==> job 6037 <==
Design ahb_to_apb_bridge, start of the top module:
module ahb_to_apb_bridge
#(
        parameter AHB_AW = 32,
        parameter APB_AW = 32,
        parameter AHB_DW = 32,
        parameter APB_DW = 8,
        parameter FIFO_SIZE = 8
)
(
        HCLK,        
        HRESETn,     
        HADDR,       
        HSIZE,       
        HWDATA,      
        HWRITE,      
        HRDATA,      
        HREADY,      
        HRESP,       
        HSELAPB,     
        PADDR,       
        PSEL,        
        PENABLE,     
        PWRITE,      
        PWDATA,      
        PRDATA,      
        PREADY,      
        PSLVERR      
);
==> flow/config.mk <==
export PLATFORM = sky130hd
export DESIGN_NAME = ahb_to_apb_bridge
export DESIGN_NICKNAME = ahb_to_apb_bridge
export VERILOG_FILES = /design/flow/design.v
export SDC_FILE = /design/flow/constraint.sdc
export NUM_CORES = 4
export LEC_CHECK = 0
export ABC_AREA = 1
export CAP_MARGIN = 20
export CELL_PAD_IN_SITES_GLOBAL_PLACEMENT = 2
export CORE_ASPECT_RATIO = 1.44
export CORE_MARGIN = 9
export CORE_UTILIZATION = 49
export CTS_CLUSTER_DIAMETER = 42
export CTS_CLUSTER_SIZE = 29
export MAX_ROUTING_LAYER = met4
export PLACE_DENSITY_LB_ADDON = 0.26
export SLEW_MARGIN = 20
==> flow/constraint.sdc <==
create_clock -name core_clock -period 6.94 [get_ports {HCLK}]
set_input_delay 1.3880 -clock core_clock [delete_from_list [all_inputs] [get_ports {HCLK}]]
set_output_delay 1.3880 -clock core_clock [all_outputs]
set_load 0.01 [all_outputs]
run.sh (not shown) runs the stock make flow with config.mk's settings and CLKGATE_MAP_FILE=.
==> job 5966 (differences from job 6037) <==
- CELL_PAD_IN_SITES_GLOBAL_PLACEMENT: 2 -> 0
- CORE_ASPECT_RATIO: 1.44 -> 0.89
- CORE_MARGIN: 9 -> 2
- CORE_UTILIZATION: 49 -> 72
- CTS_CLUSTER_DIAMETER: 42 -> 355
- PLACE_DENSITY: default -> 0.42
- PLACE_DENSITY_LB_ADDON: 0.26 -> default
==> flow/constraint.sdc (replaced) <==
create_clock -name core_clock -period 2.94 [get_ports {HCLK}]
set_input_delay 0.5880 -clock core_clock [delete_from_list [all_inputs] [get_ports {HCLK}]]
set_output_delay 0.5880 -clock core_clock [all_outputs]
set_load 0.01 [all_outputs]
==> job 8534 (differences from job 6037) <==
- ABC_AREA: 1 -> default
- CELL_PAD_IN_SITES_GLOBAL_PLACEMENT: 2 -> default
- CORE_ASPECT_RATIO: 1.44 -> default
- CORE_MARGIN: 9 -> 2
- CORE_UTILIZATION: 49 -> 72
- CTS_CLUSTER_DIAMETER: 42 -> default
- CTS_CLUSTER_SIZE: 29 -> default
- HOLD_SLACK_MARGIN: default -> -0.08
- MAX_ROUTING_LAYER: met4 -> default
- PLACE_DENSITY_LB_ADDON: 0.26 -> default
- SETUP_SLACK_MARGIN: default -> -0.35
==> flow/constraint.sdc (replaced) <==
create_clock -name core_clock -period 4.19 [get_ports {HCLK}]
set_input_delay 0.8380 -clock core_clock [delete_from_list [all_inputs] [get_ports {HCLK}]]
set_output_delay 0.8380 -clock core_clock [all_outputs]
set_load 0.01 [all_outputs]
==> results.txt <==
run results: run status=complete, but fails checks, Failing Checks=negative setup slack, Finish-stage setup viols=9, num rows=68, drt wl/cell=23.43 um, WL met1=29190 um, via count=21050, Non-clock buffers=279, placed cell count=3211, worst setup slack after layout=-0.2304 ns, Leakage=12.16 nW
The numbers above come from job 5966.

==> results.txt <==
run results: post-synthesis cell type count=66, Finish-stage setup viols=7, run status=complete, but fails checks, Max-area cell share=60.10%, Leakage=10.32 nW, Pwr top=sequential cells, tool warnings=34, placed cell count=2007, Failing Checks=negative setup slack, worst setup slack after layout=-0.1713 ns, largest net degree at the start of global routing=69, DRT Wirelength=62430 um, maximum clock path buffer count=3, Gate power share=13.8%, drt wl/cell=29.42 um, reg2reg setup slack=0.64 ns, pre-CTS setup slack=0.5041 ns, via count=14640, # IOs=158
The numbers above come from job 8534.

==> results.txt <==
run results: placed cell count=3366, WL met1=30040 um, run status=finished clean, Non-clock buffers=186, num rows=104, Leakage=12.05 nW, via count=19250, drt wl/cell=21.63 um, worst setup slack after layout=1.674 ns, Finish-stage setup viols=0
The numbers above come from job 6037.



==> inputs of run H <==
ahb_to_apb_bridge again, from the RTL that the note above started with.
export LEC_CHECK = 0
export ABC_AREA = 0
export CAP_MARGIN = 40
export CELL_PAD_IN_SITES_DETAIL_PLACEMENT = 1
export CELL_PAD_IN_SITES_GLOBAL_PLACEMENT = 2
export CORE_ASPECT_RATIO = 0.52
export CORE_MARGIN = 10
export CORE_UTILIZATION = 49
export CTS_CLUSTER_DIAMETER = 42
export CTS_CLUSTER_SIZE = 78
export MAX_ROUTING_LAYER = met5
export PLACE_DENSITY_LB_ADDON = 0.26
export SETUP_SLACK_MARGIN = 0.74
export SLEW_MARGIN = 10
export TNS_END_PERCENT = 80
create_clock -name core_clock -period 7.14 [get_ports {HCLK}]
==> run G (differences from run H) <==
==> flow/config.mk (replaced) <==
export PLATFORM = sky130hd
export DESIGN_NAME = ahb_to_apb_bridge
export DESIGN_NICKNAME = ahb_to_apb_bridge
export VERILOG_FILES = /design/flow/design.v
export SDC_FILE = /design/flow/constraint.sdc
export NUM_CORES = 4
export LEC_CHECK = 0
export ABC_AREA = 1
export CAP_MARGIN = 20
export CELL_PAD_IN_SITES_GLOBAL_PLACEMENT = 0
export CORE_ASPECT_RATIO = 0.87
export CORE_MARGIN = 2
export CORE_UTILIZATION = 72
export CTS_CLUSTER_DIAMETER = 42
export CTS_CLUSTER_SIZE = 29
export MAX_ROUTING_LAYER = met4
export PLACE_DENSITY_LB_ADDON = 0.26
export SETUP_SLACK_MARGIN = 0.51
export SLEW_MARGIN = 20
==> flow/constraint.sdc (replaced) <==
create_clock -name core_clock -period 2.91 [get_ports {HCLK}]
set_input_delay 0.5820 -clock core_clock [delete_from_list [all_inputs] [get_ports {HCLK}]]
set_output_delay 0.5820 -clock core_clock [all_outputs]
set_load 0.01 [all_outputs]
==> results_dict.tcl <==
# yosys + openroad results
set metrics [dict create \
    status "no timing/DRC/antenna violations" \
    numSequentialCells 668 \
    numPlacedInstances 2252 \
    logic_gates 661 \
    flop_area_um2 19370 \
    ys_top_logic_family "multiplexers" \
    postSynthCellCount 1418 \
]
[end of results for run H]
==> results_dict.tcl <==
# flow metrics
set metrics [dict create \
    yosysWarnings 7 \
    core_area_um2 38480 \
    lastStage "global routing" \
    chip_area_um2 40630 \
    status "did not finish" \
    syn_area_um2 28100 \
    numPlacedInstances 3186 \
    ys_top_logic_family "simple AND/OR/NAND/NOR gates" \
    dpl-instance-area_um2 30700 \
    postSynthCellCount 2573 \
    detailedPlace.worstSlack_ps -37.19 \
]
[end of results for run G]


==> run Y <==
Starting RTL as in the previous note.
clock: 5.91 ns
lec_check: 0
cap_margin: 25
cell_pad_in_sites_detail_placement: 2
core_aspect_ratio: 1.48
core_margin: 2
core_utilization: 40
cts_cluster_size: 32
hold_slack_margin: 0.27
max_routing_layer: met4
slew_margin: 20
tns_end_percent: 50
==> run E: changes against run Y <==
==> flow/config.mk (replaced) <==
export PLATFORM = sky130hd
export DESIGN_NAME = ahb_to_apb_bridge
export DESIGN_NICKNAME = ahb_to_apb_bridge
export VERILOG_FILES = /design/flow/design.v
export SDC_FILE = /design/flow/constraint.sdc
export NUM_CORES = 4
export LEC_CHECK = 0
export CAP_MARGIN = 0
export CORE_MARGIN = 2
export CORE_UTILIZATION = 72
export CTS_CLUSTER_DIAMETER = 93
export HOLD_SLACK_MARGIN = -0.09
export SETUP_SLACK_MARGIN = -0.27
export SLEW_MARGIN = 20
==> flow/constraint.sdc (replaced) <==
create_clock -name core_clock -period 2.9 [get_ports {HCLK}]
set_input_delay 0.5800 -clock core_clock [delete_from_list [all_inputs] [get_ports {HCLK}]]
set_output_delay 0.5800 -clock core_clock [all_outputs]
set_load 0.01 [all_outputs]
==> run M: changes against run Y <==
==> flow/config.mk (replaced) <==
export PLATFORM = sky130hd
export DESIGN_NAME = ahb_to_apb_bridge
export DESIGN_NICKNAME = ahb_to_apb_bridge
export VERILOG_FILES = /design/flow/design.v
export SDC_FILE = /design/flow/constraint.sdc
export NUM_CORES = 4
export LEC_CHECK = 0
export ABC_AREA = 1
export CAP_MARGIN = 20
export CORE_MARGIN = 2
export CORE_UTILIZATION = 72
export SLEW_MARGIN = 20
export TNS_END_PERCENT = 10
==> flow/constraint.sdc (replaced) <==
create_clock -name core_clock -period 2.9 [get_ports {HCLK}]
set_input_delay 0.5800 -clock core_clock [delete_from_list [all_inputs] [get_ports {HCLK}]]
set_output_delay 0.5800 -clock core_clock [all_outputs]
set_load 0.01 [all_outputs]
==> run B: changes against run Y <==
--- a/flow/config.mk
+++ b/flow/config.mk
@@ -6,12 +6,13 @@
 export NUM_CORES = 4
 export LEC_CHECK = 0
 export CAP_MARGIN = 25
-export CELL_PAD_IN_SITES_DETAIL_PLACEMENT = 2
+export CELL_PAD_IN_SITES_DETAIL_PLACEMENT = 1
 export CORE_ASPECT_RATIO = 1.48
-export CORE_MARGIN = 2
+export CORE_MARGIN = 3
 export CORE_UTILIZATION = 40
 export CTS_CLUSTER_SIZE = 32
 export HOLD_SLACK_MARGIN = 0.27
 export MAX_ROUTING_LAYER = met4
+export SETUP_SLACK_MARGIN = 1.35
 export SLEW_MARGIN = 20
 export TNS_END_PERCENT = 50
==> flow_results.xml <==
<?xml version="1.0" encoding="UTF-8"?>
<metrics>
  <group name="run_status">
    <metric name="outcome" unit="">complete, but fails checks</metric>
    <metric name="layout_checks_that_failed" unit="">setup timing</metric>
  </group>
  <group name="layout">
    <metric name="finalNetCount" unit="">2863</metric>
  </group>
  <group name="final_timing">
    <metric name="max_slew_margin" unit="%">50.6</metric>
    <metric name="finalWorstSetupSlack" unit="ns">-0.465</metric>
    <metric name="finalSetupViolCount" unit="">10</metric>
  </group>
  <group name="grt">
    <metric name="grt_pass1_wl" unit="µm">131000</metric>
  </group>
  <group name="power_and_ir_drop">
    <metric name="power_switching" unit="W">0.0147</metric>
  </group>
  <group name="cts">
    <metric name="post_cts.repair.setup_buffers" unit="">15</metric>
    <metric name="cts_hold_buffers_added" unit="">1</metric>
  </group>
  <group name="logic_synthesis">
    <metric name="synthDistinctLibCells" unit="">44</metric>
  </group>
  <group name="worst_setup_path">
    <metric name="critical_path.n_buffers_inverters" unit="">3</metric>
  </group>
</metrics>
# the run above: run M

==> flow_results.xml <==
<?xml version="1.0" encoding="UTF-8"?>
<metrics>
  <group name="cts">
    <metric name="cts_hold_buffers_added" unit="">1</metric>
    <metric name="post_cts.repair.setup_buffers" unit="">11</metric>
  </group>
  <group name="run_status">
    <metric name="layout_checks_that_failed" unit="">setup timing</metric>
    <metric name="outcome" unit="">complete, but fails checks</metric>
  </group>
  <group name="final_timing">
    <metric name="finalSetupViolCount" unit="">428</metric>
    <metric name="finalWorstSetupSlack" unit="ns">-0.711</metric>
    <metric name="max_slew_margin" unit="%">30.3</metric>
  </group>
  <group name="logic_synthesis">
    <metric name="synthDistinctLibCells" unit="">66</metric>
  </group>
  <group name="grt">
    <metric name="grt_pass1_wl" unit="µm">98300</metric>
    <metric name="total_grt_usage" unit="%">35.1</metric>
    <metric name="routing_usage_on_met3" unit="%">5.24</metric>
  </group>
  <group name="layout">
    <metric name="finalNetCount" unit="">1769</metric>
  </group>
  <group name="power_and_ir_drop">
    <metric name="power_switching" unit="W">0.00591</metric>
  </group>
  <group name="worst_setup_path">
    <metric name="worst_path_largest_cell_delay" unit="ns">0.51</metric>
  </group>
</metrics>
# the run above: run E

==> flow_results.xml <==
<?xml version="1.0" encoding="UTF-8"?>
<metrics>
  <group name="final_timing">
    <metric name="finalWorstSetupSlack" unit="ns">0.810</metric>
    <metric name="max_slew_margin" unit="%">37.8</metric>
  </group>
  <group name="cts">
    <metric name="cts_hold_buffers_added" unit="">0</metric>
    <metric name="post_cts.repair.setup_buffers" unit="">0</metric>
  </group>
  <group name="layout">
    <metric name="finalNetCount" unit="">1686</metric>
  </group>
  <group name="worst_setup_path">
    <metric name="critical_path.n_buffers_inverters" unit="">2</metric>
  </group>
  <group name="power_and_ir_drop">
    <metric name="power_switching" unit="W">0.00299</metric>
  </group>
  <group name="logic_synthesis">
    <metric name="synthDistinctLibCells" unit="">66</metric>
  </group>
  <group name="run_status">
    <metric name="outcome" unit="">no timing/DRC/antenna violations</metric>
  </group>
  <group name="grt">
    <metric name="grt_pass1_wl" unit="µm">113000</metric>
  </group>
</metrics>
# the run above: run Y

==> flow_results.xml <==
<?xml version="1.0" encoding="UTF-8"?>
<metrics>
  <group name="power_and_ir_drop">
    <metric name="power_switching" unit="W">0.00277</metric>
    <metric name="vdd_drop_max" unit="mV">0.280</metric>
  </group>
  <group name="run_status">
    <metric name="outcome" unit="">no timing/DRC/antenna violations</metric>
  </group>
  <group name="layout">
    <metric name="fin_cells" unit="">2525</metric>
    <metric name="finalNetCount" unit="">1693</metric>
  </group>
  <group name="logic_synthesis">
    <metric name="asyncSetResetFlopFracSynth" unit="%">18.4</metric>
    <metric name="synthDistinctLibCells" unit="">66</metric>
  </group>
  <group name="worst_setup_path">
    <metric name="critical_path.n_buffers_inverters" unit="">3</metric>
    <metric name="crit_cells" unit="">7</metric>
  </group>
  <group name="final_timing">
    <metric name="finalWorstSetupSlack" unit="ns">1.39</metric>
    <metric name="finalSetupViolCount" unit="">0</metric>
    <metric name="max_slew_margin" unit="%">42.9</metric>
  </group>
  <group name="cts">
    <metric name="post_cts.repair.setup_buffers" unit="">9</metric>
    <metric name="cts_hold_buffers_added" unit="">0</metric>
  </group>
  <group name="grt">
    <metric name="grt_pass1_wl" unit="µm">97200</metric>
  </group>
</metrics>
# the run above: run B

No activity file was given, so power comes from the tool's default toggle rates.
